==> flow/design.v (excerpt) <==
module top_cmd_uart #(
    parameter integer CLOCK_FREQ = 100_000_000,
    parameter integer BAUD_RATE  = 115200
)(
    input  logic       clk,
    input  logic       reset,
    input  logic       RxD,
    output logic       TxD,
    output logic [7:0] led
);
Size in the first run: ~1800 cells after synthesis, about 300 flip-flops, about 16000 um^2 of cells after synthesis.
Settings: LEC_CHECK=0, ABC_AREA=1, CAP_MARGIN=5, CELL_PAD_IN_SITES_DETAIL_PLACEMENT=1, CORE_MARGIN=9, CORE_UTILIZATION=33, GPL_ROUTABILITY_DRIVEN=1, GPL_TIMING_DRIVEN=0, MAX_ROUTING_LAYER=met5, PLACE_DENSITY_LB_ADDON=0.15, SETUP_SLACK_MARGIN=1.01, SLEW_MARGIN=20; clock period 4.55 ns.
run.sh (not shown) runs the stock make flow with config.mk's settings and CLKGATE_MAP_FILE=.
==> next run, changes <==
ABC_AREA = unset   (was 1)
CAP_MARGIN = 20   (was 5)
CELL_PAD_IN_SITES_DETAIL_PLACEMENT = unset   (was 1)
CORE_MARGIN = 2   (was 9)
CORE_UTILIZATION = 18   (was 33)
GPL_ROUTABILITY_DRIVEN = unset   (was 1)
GPL_TIMING_DRIVEN = unset   (was 0)
MAX_ROUTING_LAYER = unset   (was met5)
PLACE_DENSITY_LB_ADDON = unset   (was 0.15)
SETUP_SLACK_MARGIN = unset   (was 1.01)
clock period = 14.0 ns   (was 4.55 ns; I/O delays follow)
Effect: Core utilization came out lower by 17 points; final cell count decreases by 4.8%; die size goes up by 51%; sequential share of layout area came out higher by 2.4 points.
==> next run, changes <==
CORE_UTILIZATION = 40   (was 18)
clock period = 10.0 ns   (was 14.0 ns; I/O delays follow)
Effect:
- power grows by well over a third
- non-clock buffer count does not change
- routed wire length decreases by a few percent
==> next run, changes <==
clock period = 4.72 ns   (was 10.0 ns; I/O delays follow)
What happened:
- power is higher by well over a third
- area after synthesis stays the same
- final cell count is about the same
- non-clock buffer count is higher by 7
- combinational power is higher by well over a third
- die size stays the same
- worst hold slack improved by 3.3 ps
- utilization is lower by 0.16 points
- synthesized cell count does not change
- first-iteration DRC count is higher by a few percent

build 62:
top_cmd_uart again, from the RTL that the note above started with.
clock: 2.56 ns
lec_check: 0
abc_area: 1
cap_margin: 20
core_margin: 2
core_utilization: 72
setup_slack_margin: 0.47
slew_margin: 20
tns_end_percent: 5
Build 62 ran in full, but the layout does not pass; the checks complain about setup timing.
## Diff of input files: build 94 against build 62
Settings: ABC_AREA removed (was 1); SETUP_SLACK_MARGIN removed (was 0.47); TNS_END_PERCENT removed (was 5); CORE_UTILIZATION changed from 72 to 58; the clock period (ns, I/O delays scaled along) changed from 2.56 to 5.67.
### Flow results
- Build 94 finished all stages; the layout is clean.
- Of build 94 and build 62, build 62 shows the lower CTS buffer count, with build 94 above it.
- Summary — area added between synthesis and finish, build 94 relative to build 62: lower, by 5.6 points.
- Build 62 has higher met1 usage in global routing than build 94.
- Build 62 -> build 94: post-layout net count decreased by more than a quarter
- Comparing build 94 and build 62, the lower first-iteration DRC count was measured on build 94.
- Core area in build 94 is 3900 sq um above build 62.
- Compared with build 62, build 94 shows via count that has gone down by more than a quarter.
- Build 94 gives more area share of xor/xnor cells in the synthesized design than build 62 did.
- From build 62 to build 94 the numbers moved as follows: final critical-path setup slack went up, clock buffer instance count of the final layout went up.
- Cmp build 94 and build 62 / critical path depth / higher: build 62
### build 94 -> build 35
Settings: CORE_UTILIZATION: 58 -> 40; the clock period (ns, I/O delays scaled along): 5.67 -> 4.05.
Diff build 94 -> build 35: worst slew margin relative to its limit essentially unchanged; number of clock buffer instances in the layout now smaller; die outline area rose by about 44%; number of max-slew violations in the final report held steady.
The compound-cell area share of the yosys netlist of build 35 and that of build 94 are within noise of each other.
Comparing build 94 with build 35, the logic gate share of total power came out essentially unchanged.
Diff build 94 -> build 35: worst setup slack after layout -1.39 ns, power consumption increased by 2.2 mW relative to the old numbers, final routed wirelength across all metal layers rose 6.4%.
## Diff of input files: build 87 against build 35
Settings: GPL_TIMING_DRIVEN newly set to 0; CTS_CLUSTER_DIAMETER newly set to 271; GPL_ROUTABILITY_DRIVEN newly set to 0; the clock period (ns, I/O delays scaled along) changed from 4.05 to 10.0.
==> results <==
Cmp build 87 vs build 35: power of the sequential group lower in build 87. Number of clock buffers in the layout delta for build 87 relative to build 35: 16% higher. Compared to build 35, build 87 has transition time at the pin with the least slew margin 0.081 ns lower.

Starting RTL as in the previous note.
Settings: LEC_CHECK=0, ABC_AREA=1, CAP_MARGIN=20, CORE_MARGIN=2, CORE_UTILIZATION=72, CTS_CLUSTER_DIAMETER=385, SETUP_SLACK_MARGIN=0.51, SLEW_MARGIN=20; clock period 2.56 ns.
The starting point completed and failed the layout checks on setup timing.
Change:
--- a/flow/config.mk
+++ b/flow/config.mk
@@ -8 +7,0 @@
-export ABC_AREA = 1
@@ -12,2 +10,0 @@
-export CTS_CLUSTER_DIAMETER = 385
-export SETUP_SLACK_MARGIN = 0.51
What happened:
- The new run finished but fails on setup timing
- wire length drops by a quarter to a third
- power climbs slightly
- cell area shrinks by roughly a tenth
- register-to-register slack improves by 140 ps
- via count decreases by a quarter to a third
- clock power grows by a few percent
- synthesized area came out lower by a few percent
- combinational power hardly moves
- non-clock buffer count goes down by 13
Change:
--- a/flow/config.mk
+++ b/flow/config.mk
@@ -7,0 +8 @@
+export ABC_AREA = 1
@@ -10,0 +12 @@
+export CTS_CLUSTER_SIZE = 14
==> flow/constraint.sdc (replaced) <==
create_clock -name core_clock -period 2.25 [get_ports {clk}]
set_input_delay 0.4500 -clock core_clock [delete_from_list [all_inputs] [get_ports {clk}]]
set_output_delay 0.4500 -clock core_clock [all_outputs]
set_load 0.01 [all_outputs]
Outcome:
- The new run completed and failed the layout checks on setup timing
- first-iteration DRC count rose by about 30%
- worst hold slack gains 27 ps
- synthesized cell count rose by about 37%
- worst setup slack loses 240 ps
- power rose by about 12%
- core utilization fell by 3.4 points
Change:
--- a/flow/config.mk
+++ b/flow/config.mk
@@ -8 +7,0 @@
-export ABC_AREA = 1
@@ -11,2 +10,2 @@
-export CORE_UTILIZATION = 72
-export CTS_CLUSTER_SIZE = 14
+export CORE_UTILIZATION = 71
+export SETUP_SLACK_MARGIN = -0.19
=> The changed run completed and failed the layout checks on setup timing; setup slack gets worse by 170 ps; final area climbs by a few percent; area after synthesis falls by a few percent; power came out lower slightly; clock power shrinks by a little under a tenth; core utilization climbs by 7.1 points; first-iteration DRC count rose by a quarter to a third; clock-buffer cell count is lower by 2; worst hold slack gets worse by 27 ps; die size fell by a few percent.

Starting RTL as in the previous note.
clock: 2.35 ns
lec_check: 0
abc_area: 1
cap_margin: 5
cell_pad_in_sites_detail_placement: 0
core_margin: 2
core_utilization: 72
cts_cluster_size: 21
gpl_routability_driven: 1
gpl_timing_driven: 1
max_routing_layer: met5
place_density_lb_addon: 0.15
setup_slack_margin: -0.13
slew_margin: 40
The starting point finished but failed the layout checks on setup timing.
Then changed:
--- a/flow/config.mk
+++ b/flow/config.mk
@@ -16,4 +16,4 @@
 export MAX_ROUTING_LAYER = met5
 export PLACE_DENSITY_LB_ADDON = 0.15
-export SETUP_SLACK_MARGIN = -0.13
-export SLEW_MARGIN = 40
+export SETUP_SLACK_MARGIN = 0.59
+export SLEW_MARGIN = 20
==> flow/constraint.sdc (replaced) <==
create_clock -name core_clock -period 3.09 [get_ports {clk}]
set_input_delay 0.6180 -clock core_clock [delete_from_list [all_inputs] [get_ports {clk}]]
set_output_delay 0.6180 -clock core_clock [all_outputs]
set_load 0.01 [all_outputs]
Outcome:
- The changed run finished clean
- power fell by 23%
- hold slack barely changes
- area after synthesis does not change
- via count is lower by 2.2%
- maximum frequency goes down by 1.7%
- register-to-register slack is better by 0.69 ns
Then changed:
--- a/flow/config.mk
+++ b/flow/config.mk
@@ -9,11 +9,10 @@
 export CAP_MARGIN = 5
 export CELL_PAD_IN_SITES_DETAIL_PLACEMENT = 0
-export CORE_MARGIN = 2
-export CORE_UTILIZATION = 72
-export CTS_CLUSTER_SIZE = 21
+export CORE_MARGIN = 4
+export CORE_UTILIZATION = 66
 export GPL_ROUTABILITY_DRIVEN = 1
 export GPL_TIMING_DRIVEN = 1
 export MAX_ROUTING_LAYER = met5
 export PLACE_DENSITY_LB_ADDON = 0.15
-export SETUP_SLACK_MARGIN = 0.59
+export SETUP_SLACK_MARGIN = 0.56
 export SLEW_MARGIN = 20
==> flow/constraint.sdc (replaced) <==
create_clock -name core_clock -period 2.25 [get_ports {clk}]
set_input_delay 0.4500 -clock core_clock [delete_from_list [all_inputs] [get_ports {clk}]]
set_output_delay 0.4500 -clock core_clock [all_outputs]
set_load 0.01 [all_outputs]
What happened: This time the run completed, yet does not pass: setup timing; global-route usage rose by 2.0 points; maximum frequency shrinks by about 4%; flip-flop count does not change.
Then changed:
--- a/flow/config.mk
+++ b/flow/config.mk
@@ -9,10 +9,12 @@
 export CAP_MARGIN = 5
 export CELL_PAD_IN_SITES_DETAIL_PLACEMENT = 0
-export CORE_MARGIN = 4
-export CORE_UTILIZATION = 66
+export CORE_MARGIN = 2
+export CORE_UTILIZATION = 72
+export CTS_CLUSTER_DIAMETER = 143
+export CTS_CLUSTER_SIZE = 14
 export GPL_ROUTABILITY_DRIVEN = 1
 export GPL_TIMING_DRIVEN = 1
 export MAX_ROUTING_LAYER = met5
 export PLACE_DENSITY_LB_ADDON = 0.15
-export SETUP_SLACK_MARGIN = 0.56
-export SLEW_MARGIN = 20
+export SETUP_SLACK_MARGIN = -0.11
+export SLEW_MARGIN = 40
After rerunning: The changed run ran to the end with violations: setup timing; sequential share of layout area went up by 11 points; routed wire length is lower by 48%; area after synthesis does not change.
Then changed:
==> flow/config.mk (replaced) <==
export PLATFORM = sky130hd
export DESIGN_NAME = top_cmd_uart
export DESIGN_NICKNAME = top_cmd_uart
export VERILOG_FILES = /design/flow/design.v
export SDC_FILE = /design/flow/constraint.sdc
export NUM_CORES = 4
export LEC_CHECK = 0
export ABC_AREA = 1
export CAP_MARGIN = 20
export CORE_MARGIN = 2
export CORE_UTILIZATION = 71
export SETUP_SLACK_MARGIN = -0.19
export SLEW_MARGIN = 20
Outcome:
- The changed run completed, yet does not pass: setup timing
- count of clock-buffer cells in the layout rose by 3
- die area grows by 1.4%
- sequential share of layout area falls by 0.98 points
- worst setup slack improves by 0.058 ns
- core utilization fell by 0.34 points
- wire length drops by 0.32%
- first-iteration DRC count rose by 3.8%
- non-clock buffer count shrinks by 4
- flip-flop count does not change

Starting RTL as in the previous note.
// top_cmd_uart
module top_cmd_uart #(
    parameter integer CLOCK_FREQ = 100_000_000,
    parameter integer BAUD_RATE  = 115200
)(
    input  logic       clk,
    input  logic       reset,
    input  logic       RxD,
    output logic       TxD,
    output logic [7:0] led
);
    logic [7:0] rx_byte;
    logic       rx_valid;
    Rx #(
        .clk_freq  (CLOCK_FREQ),
        .baud_rate (BAUD_RATE)
    ) u_rx (
        .clk_fpga   (clk),
        .reset      (reset),
        .RxD        (RxD),
        .RxData     (rx_byte),
        .data_valid (rx_valid)
    );
    logic [7:0] tx_data;
    logic       tx_start;
    logic       tx_free;
    Tx #(
        .CLOCK_FREQ (CLOCK_FREQ),
        .BAUD_RATE  (BAUD_RATE)
    ) u_tx (
        .clk    (clk),
        .reset  (reset),
        .ready  (tx_start),
        .tx_data(tx_data),
        .TxD    (TxD),
        .tdre   (tx_free)
    );
    logic       cmd_ready;
    logic       seq_sel;      
    logic [7:0] n_value;
    logic       cmd_ack;
    command_parser u_parser (
  ...
clock: 5.05 ns
lec_check: 0
cap_margin: 40
cell_pad_in_sites_global_placement: 2
core_margin: 2
core_utilization: 50
cts_cluster_diameter: 157
cts_cluster_size: 13
gpl_routability_driven: 0
gpl_timing_driven: 0
max_routing_layer: met5
min_routing_layer: met2
setup_slack_margin: 0.29
slew_margin: 20
tns_end_percent: 75
Change:
- CAP_MARGIN: 40 -> 20
- CELL_PAD_IN_SITES_GLOBAL_PLACEMENT: 2 -> default
- CTS_CLUSTER_DIAMETER: 157 -> 271
- MAX_ROUTING_LAYER: met5 -> default
- MIN_ROUTING_LAYER: met2 -> default
- SETUP_SLACK_MARGIN: 0.29 -> default
- TNS_END_PERCENT: 75 -> 80
- clock period: 5.05 -> 10.0 ns (I/O delays scaled with it)
Result: Setup slack gets better by 4.6 ns. Final cell count came out lower by 0.60%. Core utilization went down by 0.49 points.
Change:
- CORE_UTILIZATION: 50 -> 27
- CTS_CLUSTER_DIAMETER: 271 -> default
- CTS_CLUSTER_SIZE: 13 -> default
- GPL_ROUTABILITY_DRIVEN: 0 -> default
- GPL_TIMING_DRIVEN: 0 -> default
- TNS_END_PERCENT: 80 -> default
- clock period: 10.0 -> 12.9 ns (I/O delays scaled with it)
What happened: The new run completed without violations; cell count came out higher by about 14%; power came out lower by 14%; global-route usage came out lower by 10 points; utilization came out lower by 25 points.
Change:
- CORE_UTILIZATION: 27 -> 72
- PLACE_DENSITY_LB_ADDON: default -> 0.0
- clock period: 12.9 -> 2.25 ns (I/O delays scaled with it)
Now the flow died in 5_1_grt on DPL-0033.
Area after synthesis is unchanged.
Die size fell by well over a third.
Synthesized cell count stays the same.
Power figures rest on the tool's default switching activity, not on a simulated workload.
